==> inputs of run H <==
==> flow/design.v (excerpt) <==
module ftdi_bridge
#(
     parameter MODE             = "SYNC"
    ,parameter CLK_DIV          = 2
    ,parameter GP_OUTPUTS       = 32
    ,parameter GP_INPUTS        = 32
    ,parameter GPIO_ADDRESS     = 32'hf0000000
    ,parameter GP_IN_EVENT_MASK = 0
    ,parameter AXI_ID           = 0
)
(
     input           clk_i
    ,input           rst_i
    ,input           ftdi_rxf_i
    ,input           ftdi_txe_i
    ,input  [  7:0]  ftdi_data_in_i
    ,input           mem_awready_i
    ,input           mem_wready_i
    ,input           mem_bvalid_i
    ,input  [  1:0]  mem_bresp_i
    ,input  [  3:0]  mem_bid_i
    ,input           mem_arready_i
    ,input           mem_rvalid_i
    ,input  [ 31:0]  mem_rdata_i
    ,input  [  1:0]  mem_rresp_i
    ,input  [  3:0]  mem_rid_i
    ,input           mem_rlast_i
    ,input  [ 31:0]  gp_inputs_i
    ,output          ftdi_siwua_o
    ,output          ftdi_wrn_o
    ,output          ftdi_rdn_o
    ,output          ftdi_oen_o
    ,output [  7:0]  ftdi_data_out_o
    ,output          mem_awvalid_o
    ,output [ 31:0]  mem_awaddr_o
    ,output [  3:0]  mem_awid_o
    ,output [  7:0]  mem_awlen_o
    ,output [  1:0]  mem_awburst_o
    ,output          mem_wvalid_o
    ,output [ 31:0]  mem_wdata_o
    ,output [  3:0]  mem_wstrb_o
    ,output          mem_wlast_o
    ,output          mem_bready_o
    ,output          mem_arvalid_o
    ,output [ 31:0]  mem_araddr_o
    ,output [  3:0]  mem_arid_o
    ,output [  7:0]  mem_arlen_o
    ,output [  1:0]  mem_arburst_o
    ,output          mem_rready_o
    ,output [ 31:0]  gp_outputs_o
);
==> flow/config.mk <==
export PLATFORM = sky130hd
export DESIGN_NAME = ftdi_bridge
export DESIGN_NICKNAME = ftdi_bridge
export VERILOG_FILES = /design/flow/design.v
export SDC_FILE = /design/flow/constraint.sdc
export NUM_CORES = 4
export LEC_CHECK = 0
export CAP_MARGIN = 20
export CORE_ASPECT_RATIO = 0.52
export CORE_MARGIN = 7
export CORE_UTILIZATION = 40
export SETUP_SLACK_MARGIN = -0.88
export SLEW_MARGIN = 0
==> flow/constraint.sdc <==
create_clock -name core_clock -period 10.0 [get_ports {clk_i}]
set_input_delay 2.0000 -clock core_clock [delete_from_list [all_inputs] [get_ports {clk_i}]]
set_output_delay 2.0000 -clock core_clock [all_outputs]
set_load 0.01 [all_outputs]
run.sh (not shown) runs the stock make flow with config.mk's settings and CLKGATE_MAP_FILE=.
==> run A (differences from run H) <==
Settings changed: CORE_ASPECT_RATIO 0.52 to default, CORE_MARGIN 7 to 2, CORE_UTILIZATION 40 to 68, CTS_CLUSTER_SIZE from default to 57, SETUP_SLACK_MARGIN -0.88 to default, SLEW_MARGIN 0 to 20.
==> flow/constraint.sdc (replaced) <==
create_clock -name core_clock -period 3.5 [get_ports {clk_i}]
set_input_delay 0.7000 -clock core_clock [delete_from_list [all_inputs] [get_ports {clk_i}]]
set_output_delay 0.7000 -clock core_clock [all_outputs]
set_load 0.01 [all_outputs]
==> results <==
Run H ran to the end with no violations. Run A ran to the end with violations: setup timing.
Against run A, the die size of run H is higher by about 80%.
In run H the sequential power is smaller than in run A, by about 65%.
Area after synthesis is the same in run A and run H.
In synthesized cell count, run H and run A do not differ.
Of run A and run H, run H has the higher worst setup slack (gap 4.2 ns).
Sequential cell count is the same in run H and run A.
Against run A, the fmax of run H is smaller by about 40%.
Of run A and run H, run A has the higher non-clock buffer count (gap 292).
The clock power of run A is 2.9 times that of run H.
Between run H and run A, the lower worst hold slack is in run A (gap 0.019 ns).

========
==> inputs of trial 24 <==
Starting RTL as in the previous note.
export LEC_CHECK = 0
export CAP_MARGIN = 25
export CELL_PAD_IN_SITES_GLOBAL_PLACEMENT = 3
export CORE_MARGIN = 2
export CORE_UTILIZATION = 17
export CTS_CLUSTER_DIAMETER = 340
export MAX_ROUTING_LAYER = met5
export MIN_ROUTING_LAYER = met1
export PLACE_DENSITY_LB_ADDON = 0.0
export SETUP_SLACK_MARGIN = -0.49
export SLEW_MARGIN = 20
create_clock -name core_clock -period 5.85 [get_ports {clk_i}]
==> build 19: changes against trial 24 <==
Settings changed: CAP_MARGIN 25 to 5, CELL_PAD_IN_SITES_DETAIL_PLACEMENT from default to 0, CELL_PAD_IN_SITES_GLOBAL_PLACEMENT 3 to 1, CORE_MARGIN 2 to 5, CORE_UTILIZATION 17 to 60, CTS_CLUSTER_DIAMETER 340 to default, CTS_CLUSTER_SIZE from default to 95, MIN_ROUTING_LAYER met1 to default, PLACE_DENSITY_LB_ADDON 0.0 to default, SETUP_SLACK_MARGIN -0.49 to 0.71.
==> flow/constraint.sdc (replaced) <==
create_clock -name core_clock -period 3.02 [get_ports {clk_i}]
set_input_delay 0.6040 -clock core_clock [delete_from_list [all_inputs] [get_ports {clk_i}]]
set_output_delay 0.6040 -clock core_clock [all_outputs]
set_load 0.01 [all_outputs]
==> trial 81: changes against trial 24 <==
Settings changed: CAP_MARGIN 25 to 20, CELL_PAD_IN_SITES_GLOBAL_PLACEMENT 3 to default, CORE_ASPECT_RATIO from default to 1.71, CORE_UTILIZATION 17 to 40, CTS_CLUSTER_DIAMETER 340 to default, MAX_ROUTING_LAYER met5 to default, MIN_ROUTING_LAYER met1 to default, PLACE_DENSITY_LB_ADDON 0.0 to default, SETUP_SLACK_MARGIN -0.49 to -0.88.
==> flow/constraint.sdc (replaced) <==
create_clock -name core_clock -period 10.0 [get_ports {clk_i}]
set_input_delay 2.0000 -clock core_clock [delete_from_list [all_inputs] [get_ports {clk_i}]]
set_output_delay 2.0000 -clock core_clock [all_outputs]
set_load 0.01 [all_outputs]
==> results <==
Trial 81 finished with timing, DRC and antenna clean. Trial 24 finished clean. Build 19 completed and failed the layout checks on setup timing. Between trial 81 and trial 24, the lower combinational power is in trial 81 (gap 50%, measured against trial 24). Against trial 24, the sequential share of layout area of trial 81 is higher by 5.5 points. The lowest critical path depth belongs to trial 81, the highest to build 19. Count of clock-buffer cells in the layout: trial 81 < build 19 < trial 24. Between trial 81 and build 19, the lower non-clock buffer count is in trial 81 (gap 690). Cell count: trial 81 < build 19 < trial 24. Maximum frequency, lowest first: trial 81, trial 24, build 19. Sequential power, lowest first: trial 81, trial 24, build 19. Of trial 24 and trial 81, trial 81 has the higher first-iteration DRC count (gap about 47%, measured against trial 81). Sequential cell count is the same in build 19 and trial 81.
Power figures rest on the tool's default switching activity, not on a simulated workload.
